Setup of job 6860:
==> flow/design.v (excerpt) <==
module minimax(
   opt, move,
   grid, column_counts, player, sw, clk
);
Settings: LEC_CHECK=0, CAP_MARGIN=20, CORE_MARGIN=2, CORE_UTILIZATION=51, CTS_CLUSTER_SIZE=62, SLEW_MARGIN=20; clock period 8.56 ns.
run.sh (not shown) runs the stock make flow with config.mk's settings and CLKGATE_MAP_FILE=.
Job 6860 had finished all stages when the layout checks came back failing, citing setup timing.
Here is what was changed in the inputs of job 1617 compared with job 6860.
Settings: a change of CORE_UTILIZATION from 51 to 40; a deleted CTS_CLUSTER_SIZE that had been 62; a change of the clock period (ns, I/O delays scaled along) from 8.56 to 14.1.
Of job 6860 and job 1617, just one finished clean: job 1617. Per the comparison of job 1617 with job 6860, sum of buffers and inverters on the critical path now smaller, setup slack moved up, clock power decreased by 44% relative to the old numbers, count of routing violations after the opening detailed-route iteration saw a decrease. Job 6860 was larger in final cell area than job 1617. Diff job 6860 -> job 1617 | core box area | up by more than a quarter. Largest fanout on the critical path was higher in job 1617 than in job 6860. Job 6860 ended up with more cell instances than job 1617 did. On count of multi-input combinational gates, job 6860 and job 1617 are neck and neck. Comparing job 6860 and job 1617, aggregate routed wire length is lower on job 1617. As of job 1617, number of cells on the critical path had fallen by more than 10% compared to job 6860.
## Diff of input files: job 2181 against job 1617
Settings: TNS_END_PERCENT now 5, previously not set; CORE_UTILIZATION now 65, was 40; the clock period (ns, I/O delays scaled along) now 7.53, was 14.1.
Job 2181: it failed during global routing, and the tool reported GRT-0116. Synthesized netlist net count: job 1617 vs job 2181, no meaningful difference. Job 2181 — number of buffers inserted during clock tree synthesis 2 higher, job 1617 as reference. Summary of the comparison: fraction of the core area occupied by cells at floorplan is higher in job 2181, relative to job 1617. Between job 2181 and job 1617, it is job 2181 whose post-detailed-placement half-perimeter wirelength is higher, by about 16%. Any difference in register bit count reported by yosys between job 1617 and job 2181 is small enough to ignore. Between job 2181 and job 1617, the die size is higher for job 1617. Diff job 2181..job 1617 | area fraction in and, or, nand and nor cells after synthesis | unchanged. Worst setup slack before clock tree synthesis, job 2181 and job 1617: higher on job 1617. Per the comparison of job 2181 with job 1617, cell area after placement went up; floorplan die height shows a reduction of 59 µm; standard cell core area decreased by about 40% relative to the old numbers.
For job 8728, these inputs were changed with respect to job 2181:
Settings: CORE_UTILIZATION: 65 -> 40; TNS_END_PERCENT: 5 -> unset; the clock period (ns, I/O delays scaled along): 7.53 -> 10.7.
## What came out
- Job 8728 finished all stages; the layout is clean.
- Re post-placement setup slack: job 2181 was lower than job 8728.
- Job 8728 — height of the chip about 27% higher, job 2181 as reference
- Going from job 2181 to job 8728, number of buffers added for setup after CTS now sits lower; cell area after placement now sits lower; number of cells after detailed placement now sits lower; standard cell core area now sits higher; die outline area now sits higher.
- Synthesized area: job 2181 vs job 8728, no meaningful difference
- Going from job 2181 to job 8728, number of buffers created by CTS shrinks by 1.
- The routability congestion estimate of job 8728 falls short of that of job 2181 by 0.25.

* * *

minimax again, from the RTL that the note above started with.
clock: 8.22 ns
lec_check: 0
cap_margin: 20
core_margin: 2
core_utilization: 66
max_routing_layer: met4
setup_slack_margin: 1.38
slew_margin: 20
tns_end_percent: 5
The starting point did not get past global routing (5_1_grt) with GRT-0232.
==> next run, changes <==
Settings changed: CORE_UTILIZATION 66 to 58, HOLD_SLACK_MARGIN set to -0.1.
Clock period 8.22 ns to 6.0 ns, I/O delays scaled along.
After rerunning: The new run did not get past global routing (5_1_grt), error ODB-0269; synthesized area does not change; synthesized cell count does not change; die size increases by 14%.
==> next run, changes <==
Settings changed: CORE_UTILIZATION 58 to 65, HOLD_SLACK_MARGIN -0.1 to not set, MAX_ROUTING_LAYER met4 to not set, SETUP_SLACK_MARGIN 1.38 to not set, TNS_END_PERCENT 5 to not set.
Clock period 6.0 ns to 10.7 ns, I/O delays scaled along.
This time the run finished with timing, DRC and antenna clean; synthesized area is unchanged; die size came out lower by 11%; synthesized cell count stays the same.
==> next run, changes <==
Settings changed: CORE_UTILIZATION 65 to 59, SETUP_SLACK_MARGIN set to 2.53.
Clock period 10.7 ns to 8.62 ns, I/O delays scaled along.
What happened: Now the flow aborted during global routing (5_1_grt); die area rose by roughly a tenth; synthesized cell count does not change; area after synthesis is unchanged.
==> next run, changes <==
Settings changed: CORE_UTILIZATION 59 to 66, MAX_ROUTING_LAYER set to met4, SETUP_SLACK_MARGIN 2.53 to not set.
Clock period 8.62 ns to 7.73 ns, I/O delays scaled along.
The new run failed in global routing (5_1_grt) (GRT-0116). Area after synthesis does not change. Die size came out lower by 10%. Synthesized cell count is unchanged.
No activity file was given, so power comes from the tool's default toggle rates.
